==> 12-28 <==
==> flow/design.v (excerpt) <==
module datapath(output [6:0] display, days, output [3:0] segment, output am, pm, dblink, Sound, Vcc_out, input Next, Up, SetTime, SetAlarm, Snooze, Stop, Mute, Clr, Clk_sys);
export LEC_CHECK = 0
export CAP_MARGIN = 15
export CORE_MARGIN = 2
export CORE_UTILIZATION = 72
export PLACE_DENSITY_LB_ADDON = 0.0
export SETUP_SLACK_MARGIN = 1.37
export SLEW_MARGIN = 20
create_clock -name core_clock -period 4.68 [get_ports {Clk_sys}]
run.sh (not shown) runs the stock make flow with config.mk's settings and CLKGATE_MAP_FILE=.
==> 11-18: changes against 12-28 <==
- ABC_AREA: not set -> 1
- CAP_MARGIN: 15 -> 20
- CTS_CLUSTER_SIZE: not set -> 10
- PLACE_DENSITY: not set -> 0.39
- PLACE_DENSITY_LB_ADDON: 0.0 -> not set
- SETUP_SLACK_MARGIN: 1.37 -> 1.38
==> 06-25: changes against 12-28 <==
- CAP_MARGIN: 15 -> 20
- CORE_ASPECT_RATIO: not set -> 0.87
- CTS_CLUSTER_DIAMETER: not set -> 366
- CTS_CLUSTER_SIZE: not set -> 28
- PLACE_DENSITY: not set -> 0.35
- PLACE_DENSITY_LB_ADDON: 0.0 -> not set
- SETUP_SLACK_MARGIN: 1.37 -> 1.35
- SLEW_MARGIN: 20 -> 5
- TNS_END_PERCENT: not set -> 15
==> results_slide.txt <==
Key Metrics from the Run

Outcome
  – Outcome: finished clean

Pwr
  – P_int: 4.40 mW
  – Switching Power: about 3.5 mW
  – Logic pwr share: between 40% and 50%
  – Clock power share: 22.5%

Synth
  – Gate Count Post-Synth: about 2000
  – Yosys chip area: 0.0144 mm^2

Timing
  – Relative slew slack: 27.3%

Route
  – Drt first pass iters: 6
That was 11-18.
==> results_slide.txt <==
Key Metrics from the Run

Route
  – Drt first pass iters: 5
  – Routed vias/inst: 6.76

Synth
  – Gate Count Post-Synth: ~1500
  – Yosys chip area: ~0.014 mm^2

Pwr
  – Clock power share: 24.1%
  – Switching Power: ~3.1 mW
  – P_int: ~4.4 mW
  – Logic pwr share: around two fifths

Outcome
  – Outcome: finished clean

Timing
  – Relative slew slack: 31.1%
That was 12-28.
==> results_slide.txt <==
Key Metrics from the Run

Synth
  – Yosys chip area: 0.0141 mm^2
  – Gate Count Post-Synth: between 1500 and 2000

Pwr
  – Logic pwr share: 43.6%
  – Clock power share: between 10% and 20%
  – P_int: 3.72 mW

Route
  – Drt first pass iters: 7

Outcome
  – Outcome: finished clean

Timing
  – Relative slew slack: a little over a quarter
That was 06-25.

---

==> run K <==
Starting RTL as in the previous note.
==> flow/config.mk <==
export PLATFORM = sky130hd
export DESIGN_NAME = datapath
export DESIGN_NICKNAME = datapath
export VERILOG_FILES = /design/flow/design.v
export SDC_FILE = /design/flow/constraint.sdc
export NUM_CORES = 4
export LEC_CHECK = 0
export CAP_MARGIN = 0
export CORE_MARGIN = 2
export CORE_UTILIZATION = 72
export CTS_CLUSTER_DIAMETER = 39
export PLACE_DENSITY = 0.64
export SETUP_SLACK_MARGIN = 3.3
export SLEW_MARGIN = 20
==> flow/constraint.sdc <==
create_clock -name core_clock -period 11.4 [get_ports {Clk_sys}]
set_input_delay 2.2800 -clock core_clock [delete_from_list [all_inputs] [get_ports {Clk_sys}]]
set_output_delay 2.2800 -clock core_clock [all_outputs]
set_load 0.01 [all_outputs]
==> inputs of run R, as changes to run K <==
- CTS_CLUSTER_SIZE: not set -> 37
- SETUP_SLACK_MARGIN: 3.3 -> 1.26
==> flow/constraint.sdc (replaced) <==
create_clock -name core_clock -period 10.7 [get_ports {Clk_sys}]
set_input_delay 2.1400 -clock core_clock [delete_from_list [all_inputs] [get_ports {Clk_sys}]]
set_output_delay 2.1400 -clock core_clock [all_outputs]
set_load 0.01 [all_outputs]
==> inputs of run E, as changes to run K <==
- CAP_MARGIN: 0 -> 20
- CORE_UTILIZATION: 72 -> 66
- CTS_CLUSTER_DIAMETER: 39 -> not set
- PLACE_DENSITY: 0.64 -> not set
- SETUP_SLACK_MARGIN: 3.3 -> not set
==> flow/constraint.sdc (replaced) <==
create_clock -name core_clock -period 13.4 [get_ports {Clk_sys}]
set_input_delay 2.6800 -clock core_clock [delete_from_list [all_inputs] [get_ports {Clk_sys}]]
set_output_delay 2.6800 -clock core_clock [all_outputs]
set_load 0.01 [all_outputs]
==> comparison table <==
Arrival time of the worst setup path: run E 4.60 ns; run K 4.44 ns; run R 4.53 ns
Seq pwr share: run E 35.6%; run K 34.3%; run R 33.7%
Number of global-route vias before repair: run E 11.5k; run K 11.6k; run R 11.6k
Setup WS pre-CTS: run E 6.75 ns; run K 5.25 ns; run R 4.66 ns
Routed met2 length: run E 17.4 mm; run K 17.7 mm; run R 17.3 mm
Number of instances in the placed design: run E 1735; run K 1725; run R 1725
Crit path depth: run E 10; run K 11; run R 11
Signal buf overhead: run E 2.85%; run K 2.80%; run R 2.79%
Worst setup slack for register-to-register paths: run E 9.42 ns; run K 8.00 ns; run R 7.21 ns
Clock buffers and inverters, area share: run E 5.73%; run K 7.35%; run R 7.66%
Weighted congestion reported at the end of routability-driven placement: run E 0.913; run K 0.907; run R 0.905
First-pass GRT wire length: run E 59.9 mm; run K 60.3 mm; run R 59.6 mm
Status: run E timing/DRC/antenna clean; run K timing/DRC/antenna clean; run R timing/DRC/antenna clean
Post-CTS clock slew at the launch and capture registers of the worst setup and hold paths: run E 0.06 ns; run K 0.06 ns; run R 0.05 ns
Total power divided by cell area: run E 168 nW/µm²; run K 205 nW/µm²; run R 221 nW/µm²
Reported net switching power: run E 1.02 mW; run K 1.24 mW; run R 1.34 mW
Number of vias per cell: run E 6.61; run K 6.77; run R 6.68
Share of total power in the clock network: run E 28.5%; run K 32.3%; run R 33.3%
Tightest Pin Transition: run E 1.18 ns; run K 1.19 ns; run R 1.25 ns
Final wirelength: run E 37.1 mm; run K 37.6 mm; run R 37.2 mm

---

==> job 9528: inputs <==
datapath again, from the RTL that the note above started with.
clock: 8.2 ns
lec_check: 0
abc_area: 1
cap_margin: 20
cell_pad_in_sites_detail_placement: 2
cell_pad_in_sites_global_placement: 2
core_margin: 2
core_utilization: 40
cts_cluster_diameter: 46
cts_cluster_size: 63
gpl_routability_driven: 0
max_routing_layer: met5
min_routing_layer: met2
place_density: 0.47
slew_margin: 20
tns_end_percent: 50
==> job 251 (differences from job 9528) <==
CELL_PAD_IN_SITES_GLOBAL_PLACEMENT = 1   (was 2)
GPL_ROUTABILITY_DRIVEN = 1   (was 0)
MAX_ROUTING_LAYER = met4   (was met5)
PLACE_DENSITY = unset   (was 0.47)
TNS_END_PERCENT = unset   (was 50)
==> flow/constraint.sdc (replaced) <==
create_clock -name core_clock -period 6.68 [get_ports {Clk_sys}]
set_input_delay 1.3360 -clock core_clock [delete_from_list [all_inputs] [get_ports {Clk_sys}]]
set_output_delay 1.3360 -clock core_clock [all_outputs]
set_load 0.01 [all_outputs]
==> job 7240 (differences from job 9528) <==
ABC_AREA = unset   (was 1)
CAP_MARGIN = 5   (was 20)
CELL_PAD_IN_SITES_DETAIL_PLACEMENT = unset   (was 2)
CELL_PAD_IN_SITES_GLOBAL_PLACEMENT = unset   (was 2)
CTS_CLUSTER_DIAMETER = unset   (was 46)
CTS_CLUSTER_SIZE = unset   (was 63)
GPL_ROUTABILITY_DRIVEN = unset   (was 0)
HOLD_SLACK_MARGIN = 0.24   (was unset)
MAX_ROUTING_LAYER = unset   (was met5)
MIN_ROUTING_LAYER = unset   (was met2)
PLACE_DENSITY = unset   (was 0.47)
TNS_END_PERCENT = unset   (was 50)
==> flow/constraint.sdc (replaced) <==
create_clock -name core_clock -period 20.0 [get_ports {Clk_sys}]
set_input_delay 4.0000 -clock core_clock [delete_from_list [all_inputs] [get_ports {Clk_sys}]]
set_output_delay 4.0000 -clock core_clock [all_outputs]
set_load 0.01 [all_outputs]
==> job 869 (differences from job 9528) <==
ABC_AREA = unset   (was 1)
CELL_PAD_IN_SITES_DETAIL_PLACEMENT = unset   (was 2)
CELL_PAD_IN_SITES_GLOBAL_PLACEMENT = unset   (was 2)
CTS_CLUSTER_DIAMETER = unset   (was 46)
CTS_CLUSTER_SIZE = unset   (was 63)
GPL_ROUTABILITY_DRIVEN = unset   (was 0)
MAX_ROUTING_LAYER = unset   (was met5)
MIN_ROUTING_LAYER = unset   (was met2)
PLACE_DENSITY = unset   (was 0.47)
TNS_END_PERCENT = unset   (was 50)
==> flow/constraint.sdc (replaced) <==
create_clock -name core_clock -period 8.42 [get_ports {Clk_sys}]
set_input_delay 1.6840 -clock core_clock [delete_from_list [all_inputs] [get_ports {Clk_sys}]]
set_output_delay 1.6840 -clock core_clock [all_outputs]
set_load 0.01 [all_outputs]
==> impl_metrics.json <==
{
  "min_to": "conv.state[0]",
  "die_h_um": 194,
  "p_leak_nw": 7.47,
  "path_depth": 10,
  "fin_crit_sh_pct": 67.2,
  "slew_headroom_pct": 24.5,
  "wl_met3_mm": 22.7,
  "cts_buffers": 41,
  "p_comb_share_pct": 38.5,
  "dieArea_mm2": 0.0377,
  "p_switching_mw": 2.34,
  "wl_per_cell_um": 23.4,
  "route.met2.wl_mm": 30.7,
  "viasPerCell": 8.01,
  "outcome": "complete, no violations",
  "synthTopCellsByArea": "dfrtp_1 38%, nand2_1 13%, nand3_1 6.0%, o21ai_0 5.8%, inv_1 5.6%"
}
-- figures above: job 9528

==> impl_metrics.json <==
{
  "outcome": "complete, no violations",
  "dieArea_mm2": 0.0368,
  "cts_buffers": 25,
  "path_depth": 14,
  "viasPerCell": 5.79,
  "route.met2.wl_mm": 17.2,
  "die_h_um": 192,
  "synthTopCellsByArea": "dfrtp_1 39%, mux2i_1 11%, nor2_1 5.4%, mux4_2 3.5%, nand2_1 3.1%",
  "min_to": "conv.state[25]",
  "p_comb_share_pct": 36.1,
  "fin_crit_sh_pct": 41.6
}
-- figures above: job 7240

==> impl_metrics.json <==
{
  "cts_buffers": 25,
  "die_h_um": 192,
  "route.met2.wl_mm": 17.4,
  "p_leak_nw": 7.09,
  "min_to": "conv.state[25]",
  "path_depth": 14,
  "p_comb_share_pct": 36.2,
  "wl_met3_mm": 1.80,
  "wl_per_cell_um": 19.3,
  "p_switching_mw": 1.62,
  "viasPerCell": 5.82,
  "outcome": "complete, no violations"
}
-- figures above: job 869

==> impl_metrics.json <==
{
  "outcome": "complete, no violations",
  "wl_per_cell_um": 23.0,
  "cts_buffers": 42,
  "route.met2.wl_mm": 30.4,
  "fin_crit_sh_pct": 78.9,
  "viasPerCell": 7.96,
  "path_depth": 17,
  "p_switching_mw": 2.87,
  "slew_headroom_pct": 17.3,
  "p_comb_share_pct": 38.7,
  "wl_met3_mm": 22.4
}
-- figures above: job 251

Power figures rest on the tool's default switching activity, not on a simulated workload.
